// cpu
module cpu(clock, reset, instruction, read_data, memory_control, PC, ALU_result, write_data);
Size in the first run: roughly 4600 cells after synthesis.
Settings: LEC_CHECK=0, CAP_MARGIN=35, CELL_PAD_IN_SITES_DETAIL_PLACEMENT=1, CORE_MARGIN=2, CORE_UTILIZATION=62, CTS_CLUSTER_SIZE=29, GPL_TIMING_DRIVEN=1, MAX_ROUTING_LAYER=met4, PLACE_DENSITY_LB_ADDON=0.28, SLEW_MARGIN=15, TNS_END_PERCENT=15; clock period 6.09 ns.
run.sh (not shown) runs the stock make flow with config.mk's settings and CLKGATE_MAP_FILE=.
The first run never finished: it broke off in 3_5_place_dp, error DPL-0033.
Change:
CAP_MARGIN = 20   (was 35)
CELL_PAD_IN_SITES_DETAIL_PLACEMENT = not set   (was 1)
CORE_UTILIZATION = 56   (was 62)
CTS_CLUSTER_SIZE = not set   (was 29)
GPL_TIMING_DRIVEN = not set   (was 1)
MAX_ROUTING_LAYER = not set   (was met4)
PLACE_DENSITY_LB_ADDON = not set   (was 0.28)
SLEW_MARGIN = 20   (was 15)
TNS_END_PERCENT = not set   (was 15)
clock period = 3.34 ns   (was 6.09 ns; I/O delays follow)
- The new run ran to the end with violations: setup timing
- die size is higher by roughly a tenth
- area after synthesis does not change
- synthesized cell count stays the same
Change:
CORE_ASPECT_RATIO = 0.51   (was not set)
CORE_UTILIZATION = 60   (was 56)
PLACE_DENSITY_LB_ADDON = 0.05   (was not set)
SETUP_SLACK_MARGIN = 1.57   (was not set)
TNS_END_PERCENT = 5   (was not set)
clock period = 6.09 ns   (was 3.34 ns; I/O delays follow)
Result: The new run finished but fails on setup timing; sequential power goes down by 44%; total power goes down by 46%; final cell count goes down by 3.6%; flip-flop count does not change; routed wire length goes up by 7.1%; critical path depth goes up by 4; final area goes down by 3.4%; setup slack improved by 1.8 ns; via count goes up by 5.1%; first-iteration DRC count goes up by 45%; clock skew goes down by 0.011 ns.
Change:
ABC_AREA = 1   (was not set)
CAP_MARGIN = 35   (was 20)
CELL_PAD_IN_SITES_DETAIL_PLACEMENT = 1   (was not set)
CORE_ASPECT_RATIO = 1.46   (was 0.51)
CORE_UTILIZATION = 45   (was 60)
CTS_CLUSTER_SIZE = 29   (was not set)
GPL_TIMING_DRIVEN = 1   (was not set)
MAX_ROUTING_LAYER = met4   (was not set)
PLACE_DENSITY_LB_ADDON = 0.28   (was 0.05)
SETUP_SLACK_MARGIN = not set   (was 1.57)
SLEW_MARGIN = 15   (was 20)
TNS_END_PERCENT = 15   (was 5)
Effect: This time the run did not get past 5_1_grt (GRT-0228). Area after synthesis climbs by 2.8%. Die size climbs by 36%. Synthesized cell count climbs by 70%.
Change:
ABC_AREA = not set   (was 1)
CAP_MARGIN = 20   (was 35)
CELL_PAD_IN_SITES_DETAIL_PLACEMENT = 0   (was 1)
CORE_ASPECT_RATIO = not set   (was 1.46)
CORE_UTILIZATION = 72   (was 45)
SETUP_SLACK_MARGIN = 1.56   (was not set)
clock period = 5.29 ns   (was 6.09 ns; I/O delays follow)
The changed run failed in 5_1_grt on GRT-0116.
Die area drops by 39%.
Synthesized area drops by 2.7%.
Synthesized cell count drops by 41%.
Change:
CORE_UTILIZATION = 58   (was 72)
CTS_CLUSTER_SIZE = 59   (was 29)
PLACE_DENSITY_LB_ADDON = 0.16   (was 0.28)
SETUP_SLACK_MARGIN = -0.48   (was 1.56)
SLEW_MARGIN = 20   (was 15)
clock period = 6.09 ns   (was 5.29 ns; I/O delays follow)
Effect:
- This time the run finished but fails on setup timing
- die size grows by 24%
- synthesized area stays the same
- synthesized cell count is unchanged

========
cpu again, from the RTL that the note above started with.
make LEC_CHECK=0 CAP_MARGIN=20 CORE_MARGIN=2 CORE_UTILIZATION=57 SETUP_SLACK_MARGIN=1.48 SLEW_MARGIN=20 finish   # period 6.61 ns
The baseline finished but failed the layout checks on negative setup slack.
Next try:
Settings changed: CORE_UTILIZATION 57 to 60, CTS_CLUSTER_SIZE from default to 56, PLACE_DENSITY_LB_ADDON from default to 0.05, SETUP_SLACK_MARGIN 1.48 to 1.75.
Clock period 6.61 ns to 6.09 ns, I/O delays scaled along.
The changed run never finished: it broke off in global routing (ODB-0269).
Die area came out lower by 4.9%.
Synthesized area does not change.
Synthesized cell count does not change.
Next try:
Settings changed: CORE_UTILIZATION 60 to 40, CTS_CLUSTER_SIZE 56 to default, PLACE_DENSITY_LB_ADDON 0.05 to default, SETUP_SLACK_MARGIN 1.75 to default.
Clock period 6.09 ns to 11.0 ns, I/O delays scaled along.
Now the flow finished with timing, DRC and antenna clean.
Synthesized cell count stays the same.
Synthesized area is unchanged.
Die size climbs by 49%.
Next try:
Settings changed: CORE_UTILIZATION 40 to 72, CTS_CLUSTER_DIAMETER from default to 393, PLACE_DENSITY from default to 0.4.
Clock period 11.0 ns to 3.34 ns, I/O delays scaled along.
Effect:
- With this change the flow died in detailed placement with DPL-0033
- die size shrinks by well over a third
- synthesized cell count stays the same
- area after synthesis stays the same

========
Starting RTL as in the previous note.
==> flow/design.v (excerpt) <==
module cpu(clock, reset, instruction, read_data, memory_control, PC, ALU_result, write_data);
Settings: LEC_CHECK=0, CAP_MARGIN=20, CORE_MARGIN=2, CORE_UTILIZATION=60, CTS_CLUSTER_SIZE=50, HOLD_SLACK_MARGIN=0.3, SETUP_SLACK_MARGIN=-0.42, SLEW_MARGIN=20; clock period 6.34 ns.
The starting point aborted during global routing (5_1_grt).
==> next run, changes <==
- CORE_UTILIZATION: 60 -> 57
- CTS_CLUSTER_SIZE: 50 -> unset
- HOLD_SLACK_MARGIN: 0.3 -> unset
- PLACE_DENSITY_LB_ADDON: unset -> 0.05
- SETUP_SLACK_MARGIN: -0.42 -> 1.57
- clock period: 6.34 -> 6.09 ns (I/O delays scaled with it)
Effect: This time the run completed, yet does not pass: negative setup slack. Synthesized area stays the same. Die size rose by 5.2%. Synthesized cell count stays the same.
==> next run, changes <==
- CELL_PAD_IN_SITES_DETAIL_PLACEMENT: unset -> 0
- CORE_UTILIZATION: 57 -> 58
- CTS_CLUSTER_SIZE: unset -> 29
- GPL_TIMING_DRIVEN: unset -> 1
- MAX_ROUTING_LAYER: unset -> met4
- PLACE_DENSITY_LB_ADDON: 0.05 -> 0.06
- SETUP_SLACK_MARGIN: 1.57 -> unset
- TNS_END_PERCENT: unset -> 15
What happened: With this change the flow did not get past global routing (5_1_grt); synthesized area stays the same; synthesized cell count is unchanged; die area came out lower slightly.
==> next run, changes <==
- PLACE_DENSITY_LB_ADDON: 0.06 -> 0.17
Now the flow finished but fails on negative setup slack.
Area after synthesis stays the same.
Die size does not change.
Synthesized cell count stays the same.
Power is estimated from default activity; no workload was simulated.
